Design chipmunk, start of the top module:
module chipmunk
	#(parameter addrSize = 12)
	(input clk,
	 input reset,
	 input [addrSize-1:0] startPC,
	 input [7:0] dataBus,
	 output [7:0] dataBusWrite,
	 output reg [addrSize-1:0] addrBus,
	 output weMem,
	 output done);
Size: ~100 flip-flops.
==> flow/config.mk <==
export PLATFORM = sky130hd
export DESIGN_NAME = chipmunk
export DESIGN_NICKNAME = chipmunk
export VERILOG_FILES = /design/flow/design.v
export SDC_FILE = /design/flow/constraint.sdc
export NUM_CORES = 4
export LEC_CHECK = 0
export ABC_AREA = 0
export CAP_MARGIN = 20
export CORE_ASPECT_RATIO = 0.5
export CORE_MARGIN = 2
export CORE_UTILIZATION = 72
export CTS_CLUSTER_DIAMETER = 248
export CTS_CLUSTER_SIZE = 99
export PLACE_DENSITY = 0.36
export SLEW_MARGIN = 20
export TNS_END_PERCENT = 20
==> flow/constraint.sdc <==
create_clock -name core_clock -period 2.38 [get_ports {clk}]
set_input_delay 0.4760 -clock core_clock [delete_from_list [all_inputs] [get_ports {clk}]]
set_output_delay 0.4760 -clock core_clock [all_outputs]
set_load 0.01 [all_outputs]
run.sh (not shown) runs the stock make flow with config.mk's settings and CLKGATE_MAP_FILE=.
The baseline ended with an error in clock tree synthesis.
Next try:
- ABC_AREA: 0 -> default
- CORE_ASPECT_RATIO: 0.5 -> default
- CORE_UTILIZATION: 72 -> 40
- CTS_CLUSTER_DIAMETER: 248 -> default
- CTS_CLUSTER_SIZE: 99 -> default
- PLACE_DENSITY: 0.36 -> default
- TNS_END_PERCENT: 20 -> default
- clock period: 2.38 -> 4.69 ns (I/O delays scaled with it)
With this change the flow went through all stages and came out clean; die size rises by well over a third; synthesized cell count does not change; area after synthesis is unchanged.

== maple ==
Starting RTL as in the previous note.
make LEC_CHECK=0 ABC_AREA=0 CAP_MARGIN=20 CORE_ASPECT_RATIO=0.5 CORE_MARGIN=2 CORE_UTILIZATION=72 CTS_CLUSTER_DIAMETER=248 CTS_CLUSTER_SIZE=99 PLACE_DENSITY_LB_ADDON=0.04 SLEW_MARGIN=20 TNS_END_PERCENT=20 finish   # period 2.38 ns
Flow for maple halted at 4_1_cts, error code DPL-0038.
What pepper does differently from maple at the input level:
- ABC_AREA no longer set, was 0
- CTS_CLUSTER_SIZE no longer set, was 99
- PLACE_DENSITY_LB_ADDON no longer set, was 0.04
- CORE_ASPECT_RATIO no longer set, was 0.5
- CTS_CLUSTER_DIAMETER no longer set, was 248
- TNS_END_PERCENT no longer set, was 20
- CORE_UTILIZATION now 68, was 72
- the clock period (ns, I/O delays scaled along) now 5.97, was 2.38
Results
Where HPWL after detailed placement is concerned, maple is outperformed by pepper.
The flop and latch count out of synthesis of pepper and that of maple are within noise of each other.
Changes observed in pepper relative to maple: chip area line of the yosys report held; die area grew by about 5%; initial core utilization dropped 6.1 points; number of cell rows went up by 15; post-placement cell area fell by 2200 sq um.
Status: adder-cell share of the synthesized area parity (pepper, maple)
Diff maple -> pepper: area fraction in compound gates neither gained nor lost much, pre-CTS worst setup slack went up.
pepper finished every step from synthesis to the final layout, and the layout passed the timing, design-rule and antenna checks.
Status: maple FAILED at 4_1_cts (tool error)

chipmunk again, from the RTL that the note above started with.
// chipmunk
module chipmunk
	#(parameter addrSize = 12)
	(input clk,
	 input reset,
	 input [addrSize-1:0] startPC,
	 input [7:0] dataBus,
	 output [7:0] dataBusWrite,
	 output reg [addrSize-1:0] addrBus,
	 output weMem,
	 output done);
	reg [7:0] aReg;               
	reg [7:0] xReg;               
	reg [7:0] yReg;               
	reg [5:0] spReg;              
	reg [addrSize-1:0] pcReg;     
	reg [addrSize-1:0] pcRegAlt;  
	reg [addrSize-1:0] eaReg;     
	reg [7:0] dataReg;            
	wire [7:0] dataRegPlus = dataReg+1;  
	reg cFlagReg, zFlagReg, nFlagReg;
	reg [5:0] opcode;             
	reg [1:0] parameter_size;     
	reg [3:0] state;              
	reg finished;                 
	reg [7:0] dataBusOutput;        
	reg [3:0] nextState;            
	wire [7:0] addSubResult;        
	wire addSubCarryOut;
	wire [7:0] shifterResult;       
	wire shifterCarry;
	wire [7:0] bitOperationResult;  
	wire OpLoadA         = opcode[5:1] == 5'b00000;
	wire OpLoadX         = opcode[5:1] == 5'b00001;
	wire OpLoadY         = opcode[5:1] == 5'b00010;
	wire OpIncDecMem     = opcode[5:2] == 4'b0111 && opcode[0];
	wire OpRolRorMem     = (opcode == 6'b011001 || opcode == 6'b011011);
	wire OpIncDec        = opcode[5:1] == 5'b10101;
	wire OpInxDex        = opcode[5:1] == 5'b10110;
	wire OpInyDey        = opcode[5:1] == 5'b10111;
	wire OpSta           = opcode == 6'b100001;
	wire OpStx           = opcode == 6'b100011;
	wire OpSty           = opcode == 6'b100101;
	wire OpLdaY          = opcode == 6'b101000;
	wire OpStaY          = opcode == 6'b101001;
	wire OpIndexY        = opcode[5:1] == 5'b10100;  
	wire OpSetCarryFlag  = opcode[5:1] == 5'b00011;
	wire OpUseAdder      = opcode[5:3] == 3'b001;
	wire OpUseBitOp      = opcode[5:2] == 4'b0100;
	wire OpUseShifter    = opcode[5:2] == 4'b0110;
	wire OpAdderUseCarry = opcode[5:2] == 4'b0011;
	wire OpCpx           = opcode[5:1] == 5'b01011;
	wire OpCpy           = opcode == 6'b011100;
  ...
clock: 2.72 ns
lec_check: 0
abc_area: 1
cap_margin: 20
core_margin: 2
core_utilization: 72
cts_cluster_diameter: 231
cts_cluster_size: 15
place_density_lb_addon: 0.15
setup_slack_margin: 0.79
slew_margin: 20
The starting point aborted during clock tree synthesis (4_1_cts).
==> next run, changes <==
- CORE_UTILIZATION: 72 -> 68
- PLACE_DENSITY_LB_ADDON: 0.15 -> not set
- SETUP_SLACK_MARGIN: 0.79 -> not set
What happened:
- With this change the flow ended with an error in global routing (5_1_grt)
- synthesized area is unchanged
- die area grows by 5.7%
- synthesized cell count does not change
==> next run, changes <==
- ABC_AREA: 1 -> not set
- CTS_CLUSTER_DIAMETER: 231 -> 356
- CTS_CLUSTER_SIZE: 15 -> 32
- clock period: 2.72 -> 3.72 ns (I/O delays scaled with it)
Result: Now the flow completed and failed the layout checks on negative setup slack. Synthesized area is higher by a few percent. Synthesized cell count went down by about a fifth. Die area went up by a few percent.
==> next run, changes <==
- CORE_UTILIZATION: 68 -> 40
- CTS_CLUSTER_DIAMETER: 356 -> not set
- CTS_CLUSTER_SIZE: 32 -> not set
- SETUP_SLACK_MARGIN: not set -> 1.34
- clock period: 3.72 -> 4.69 ns (I/O delays scaled with it)
With this change the flow passed the timing, design-rule and antenna checks.
Area after synthesis does not change.
Routed wire length decreases by 12%.
Core utilization decreases by 38 points.
Total power decreases by 27%.
Fmax increases by 7.3%.
Cell count increases by 3.4%.
Cell area decreases by 3.7%.
Combinational power decreases by 36%.
Worst setup slack improves by 1.3 ns.
Non-clock buffer count decreases by 83.

Starting RTL as in the previous note.
Settings: LEC_CHECK=0, CAP_MARGIN=15, CELL_PAD_IN_SITES_DETAIL_PLACEMENT=0, CELL_PAD_IN_SITES_GLOBAL_PLACEMENT=2, CORE_ASPECT_RATIO=0.63, CORE_MARGIN=10, CORE_UTILIZATION=24, CTS_CLUSTER_DIAMETER=228, CTS_CLUSTER_SIZE=16, MAX_ROUTING_LAYER=met5, MIN_ROUTING_LAYER=met1, PLACE_DENSITY=0.41, SLEW_MARGIN=30, TNS_END_PERCENT=20; clock period 4.79 ns.
Edit:
- CAP_MARGIN: 15 -> 20
- CELL_PAD_IN_SITES_DETAIL_PLACEMENT: 0 -> default
- CELL_PAD_IN_SITES_GLOBAL_PLACEMENT: 2 -> default
- CORE_ASPECT_RATIO: 0.63 -> default
- CORE_MARGIN: 10 -> 2
- CORE_UTILIZATION: 24 -> 33
- CTS_CLUSTER_DIAMETER: 228 -> default
- CTS_CLUSTER_SIZE: 16 -> default
- MAX_ROUTING_LAYER: met5 -> default
- MIN_ROUTING_LAYER: met1 -> default
- PLACE_DENSITY: 0.41 -> default
- SLEW_MARGIN: 30 -> 20
- TNS_END_PERCENT: 20 -> default
- clock period: 4.79 -> 4.69 ns (I/O delays scaled with it)
Via count is lower by 2.6%.
Design area goes down by 8.0%.
Count of clock-buffer cells in the layout went up by 3.
Global-route usage grows by 1.8 points.
Maximum frequency increases by 2.9%.
Combinational power falls by 15%.
Utilization is higher by 8.3 points.
Worst hold slack improves by 15 ps.
Cell count decreases by 13%.
Clock skew shrinks by 7.6 ps.
Edit:
- CORE_UTILIZATION: 33 -> 68
- clock period: 4.69 -> 4.33 ns (I/O delays scaled with it)
=>
- With this change the flow finished but fails on negative setup slack
- critical path depth climbs by 2
- wire length rose by 2.1%
- final cell count came out lower by 9.0%
Edit:
- CORE_UTILIZATION: 68 -> 60
- SETUP_SLACK_MARGIN: default -> 1.05
- clock period: 4.33 -> 3.84 ns (I/O delays scaled with it)
Effect: The changed run finished with negative setup slack left. Combinational power went up by 37%. Register-to-register slack degrades by 590 ps. Power came out higher by 23%. Area after synthesis does not change. Via count went up by 7.9%. Global-route usage shrinks by 1.7 points. Cell count grows by 9.5%. Sequential share of layout area falls by 2.9 points.
Edit:
- ABC_AREA: default -> 1
- CORE_UTILIZATION: 60 -> 65
- CTS_CLUSTER_SIZE: default -> 73
- SETUP_SLACK_MARGIN: 1.05 -> default
- clock period: 3.84 -> 3.68 ns (I/O delays scaled with it)
=> The new run finished with negative setup slack left. Final area goes down by 16%. Routed wire length goes down by 7.5%. Sequential power goes up by about 5%. Non-clock buffer count goes down by 140. Worst hold slack degrades by 38 ps.

## v24
chipmunk again, from the RTL that the note above started with.
Settings: LEC_CHECK=0, CAP_MARGIN=15, CELL_PAD_IN_SITES_DETAIL_PLACEMENT=0, CELL_PAD_IN_SITES_GLOBAL_PLACEMENT=2, CORE_ASPECT_RATIO=1.88, CORE_MARGIN=2, CORE_UTILIZATION=24, CTS_CLUSTER_DIAMETER=228, CTS_CLUSTER_SIZE=66, HOLD_SLACK_MARGIN=0.1, MAX_ROUTING_LAYER=met5, PLACE_DENSITY=0.41, SLEW_MARGIN=30, TNS_END_PERCENT=20; clock period 4.79 ns.
Setup changes, v24 to v17
Settings: HOLD_SLACK_MARGIN: 0.1 -> unset; CAP_MARGIN: 15 -> 20; SLEW_MARGIN: 30 -> 20; CELL_PAD_IN_SITES_GLOBAL_PLACEMENT: 2 -> unset; CORE_ASPECT_RATIO: 1.88 -> unset; TNS_END_PERCENT: 20 -> unset; PLACE_DENSITY: 0.41 -> unset; CORE_UTILIZATION: 24 -> 65; CTS_CLUSTER_DIAMETER: 228 -> unset; MAX_ROUTING_LAYER: met5 -> unset; CELL_PAD_IN_SITES_DETAIL_PLACEMENT: 0 -> unset; CTS_CLUSTER_SIZE: 66 -> unset; the clock period (ns, I/O delays scaled along): 4.79 -> 3.95.
### Flow results
- Every run in v17 and v24 closed cleanly, with the single exception of v17.
- In v17 the implementation ran to completion but is not tape-out ready, as the final checks report setup timing.
- v17: post-route standard cell area excluding fillers is about 2% lower than what v24 reported.
- Measured against each other, v17 and v24 differ in number of cells on the critical path, the lower figure coming from v17.
- Looking at count of cells along the worst register-to-register path, v17 sits 5 below v24.
- Summary of v17 over v24: non-clock buffer count went down; placed cell area shrank by 4.0%; power went up by 16%; worst path setup slack after routing saw a decrease; part of the total power dissipated in the clock network went down by 1.2 points.
- Global routing usage on met2: v17 vs v24 up 17 points
- Wire length of the first global-routing pass down about 28% in v17 wrt v24
Setup changes, v17 to v39
Settings: ABC_AREA now 1, previously not set; CORE_UTILIZATION now 67, was 65; CTS_CLUSTER_SIZE now 73, previously not set; the clock period (ns, I/O delays scaled along) now 3.87, was 3.95.
Notes after the runs:
v39 went all the way through synthesis, placement and routing and the layout is clean on timing, DRC and antenna. Compared with v17, in v39 number of logic gates picked up an extra 14%, first-pass iteration count of the detailed router picked up an extra 4, width of the die lost about 3%, row count lost 2. Cell-internal power: v39 vs v17 down about 9%.
> inputs changed (v39 -> v21)
Settings: CORE_UTILIZATION now 72, was 67; SETUP_SLACK_MARGIN now -0.3, previously not set; the clock period (ns, I/O delays scaled along) now 3.21, was 3.87.
- v21 never completed; the flow aborted with a tool error in 5_1_grt.
- Diff v39..v21 | number of register bits inferred by synthesis | unchanged
- HPWL after detailed placement ends up higher on v21.
- [compare] base=v39 new=v21: share of synthesized area spent on multiplexers was more or less identical; synthesized cell count was more or less identical; die area went down by 6.7%; cell count after placement went up by about 6%; floorplan core density went up by 4.1 points.
- The final reports for v21 and v39 show number of gates resized after cts higher in the former.
- Diff v39 -> v21 | number of standard-cell rows in the floorplan | decrease of 1
- Per the comparison of v21 with v39, width of the die decreased 4.3 um; synthesized area essentially unchanged.

Starting RTL as in the previous note.
==> flow/design.v (excerpt) <==
module chipmunk
	#(parameter addrSize = 12)
	(input clk,
	 input reset,
	 input [addrSize-1:0] startPC,
	 input [7:0] dataBus,
	 output [7:0] dataBusWrite,
	 output reg [addrSize-1:0] addrBus,
	 output weMem,
	 output done);
clock: 2.65 ns
lec_check: 0
cap_margin: 30
core_margin: 2
core_utilization: 16
cts_cluster_size: 71
gpl_timing_driven: 1
hold_slack_margin: 0.15
max_routing_layer: met5
min_routing_layer: met2
place_density_lb_addon: 0.14
setup_slack_margin: 0.7
slew_margin: 10
tns_end_percent: 15
The baseline completed and failed the layout checks on setup timing.
Edit:
==> flow/config.mk (replaced) <==
export PLATFORM = sky130hd
export DESIGN_NAME = chipmunk
export DESIGN_NICKNAME = chipmunk
export VERILOG_FILES = /design/flow/design.v
export SDC_FILE = /design/flow/constraint.sdc
export NUM_CORES = 4
export LEC_CHECK = 0
export CAP_MARGIN = 20
export CORE_MARGIN = 2
export CORE_UTILIZATION = 65
export SLEW_MARGIN = 20
==> flow/constraint.sdc (replaced) <==
create_clock -name core_clock -period 3.87 [get_ports {clk}]
set_input_delay 0.7740 -clock core_clock [delete_from_list [all_inputs] [get_ports {clk}]]
set_output_delay 0.7740 -clock core_clock [all_outputs]
set_load 0.01 [all_outputs]
Effect: The new run produced a layout that fails on setup timing. Worst setup slack improves by 1.3 ns. Power falls by well over a third. Final cell count falls by a quarter to a third. Combinational power falls by well over a third. Critical path depth falls by 1. Synthesized cell count stays the same. Fmax rises slightly.
Edit:
--- a/flow/config.mk
+++ b/flow/config.mk
@@ -7,5 +7,7 @@
 export LEC_CHECK = 0
 export CAP_MARGIN = 20
+export CELL_PAD_IN_SITES_GLOBAL_PLACEMENT = 3
 export CORE_MARGIN = 2
-export CORE_UTILIZATION = 65
+export CORE_UTILIZATION = 40
+export GPL_ROUTABILITY_DRIVEN = 0
 export SLEW_MARGIN = 20
==> flow/constraint.sdc (replaced) <==
create_clock -name core_clock -period 5.0 [get_ports {clk}]
set_input_delay 1.0000 -clock core_clock [delete_from_list [all_inputs] [get_ports {clk}]]
set_output_delay 1.0000 -clock core_clock [all_outputs]
set_load 0.01 [all_outputs]
Outcome: The changed run completed without violations. Combinational power is lower by 45%. Power is lower by 32%. Global-route usage is lower by 16 points. Worst hold slack gets worse by 0.040 ns.

Starting RTL as in the previous note.
## chipmunk
module chipmunk
	#(parameter addrSize = 12)
	(input clk,
	 input reset,
	 input [addrSize-1:0] startPC,
	 input [7:0] dataBus,
	 output [7:0] dataBusWrite,
	 output reg [addrSize-1:0] addrBus,
	 output weMem,
	 output done);
	reg [7:0] aReg;               
	reg [7:0] xReg;               
	reg [7:0] yReg;               
	reg [5:0] spReg;              
	reg [addrSize-1:0] pcReg;     
	reg [addrSize-1:0] pcRegAlt;  
	reg [addrSize-1:0] eaReg;     
	reg [7:0] dataReg;            
	wire [7:0] dataRegPlus = dataReg+1;  
	reg cFlagReg, zFlagReg, nFlagReg;
	reg [5:0] opcode;             
	reg [1:0] parameter_size;     
	reg [3:0] state;              
	reg finished;                 
	reg [7:0] dataBusOutput;        
	reg [3:0] nextState;            
	wire [7:0] addSubResult;        
	wire addSubCarryOut;
	wire [7:0] shifterResult;       
	wire shifterCarry;
	wire [7:0] bitOperationResult;  
	wire OpLoadA         = opcode[5:1] == 5'b00000;
	wire OpLoadX         = opcode[5:1] == 5'b00001;
	wire OpLoadY         = opcode[5:1] == 5'b00010;
	wire OpIncDecMem     = opcode[5:2] == 4'b0111 && opcode[0];
	wire OpRolRorMem     = (opcode == 6'b011001 || opcode == 6'b011011);
	wire OpIncDec        = opcode[5:1] == 5'b10101;
	wire OpInxDex        = opcode[5:1] == 5'b10110;
	wire OpInyDey        = opcode[5:1] == 5'b10111;
	wire OpSta           = opcode == 6'b100001;
	wire OpStx           = opcode == 6'b100011;
	wire OpSty           = opcode == 6'b100101;
	wire OpLdaY          = opcode == 6'b101000;
	wire OpStaY          = opcode == 6'b101001;
	wire OpIndexY        = opcode[5:1] == 5'b10100;  
	wire OpSetCarryFlag  = opcode[5:1] == 5'b00011;
	wire OpUseAdder      = opcode[5:3] == 3'b001;
	wire OpUseBitOp      = opcode[5:2] == 4'b0100;
	wire OpUseShifter    = opcode[5:2] == 4'b0110;
	wire OpAdderUseCarry = opcode[5:2] == 4'b0011;
	wire OpCpx           = opcode[5:1] == 5'b01011;
	wire OpCpy           = opcode == 6'b011100;
  ...
export LEC_CHECK = 0
export ABC_AREA = 1
export CAP_MARGIN = 20
export CORE_MARGIN = 2
export CORE_UTILIZATION = 24
export CTS_CLUSTER_DIAMETER = 44
export CTS_CLUSTER_SIZE = 73
export HOLD_SLACK_MARGIN = 0.1
export MAX_ROUTING_LAYER = met4
export PLACE_DENSITY_LB_ADDON = 0.14
export SETUP_SLACK_MARGIN = 1.11
export SLEW_MARGIN = 40
create_clock -name core_clock -period 5.09 [get_ports {clk}]
The baseline passed the timing, design-rule and antenna checks.
Next try:
ABC_AREA = unset   (was 1)
CTS_CLUSTER_SIZE = unset   (was 73)
MAX_ROUTING_LAYER = met5   (was met4)
PLACE_DENSITY = 0.41   (was unset)
PLACE_DENSITY_LB_ADDON = unset   (was 0.14)
SETUP_SLACK_MARGIN = unset   (was 1.11)
clock period = 5.51 ns   (was 5.09 ns; I/O delays follow)
After rerunning: The changed run went through all stages and came out clean. Final area went down by about 4%. Total power went down by about 13%. Clock skew went up by 0.0079 ns. Global-route usage went down by 2.7 points. Critical path depth went up by 12. Die size went up by about 3.5%. Setup slack loses 0.80 ns. Cell count went down by 14%.
No activity file was given, so power comes from the tool's default toggle rates.
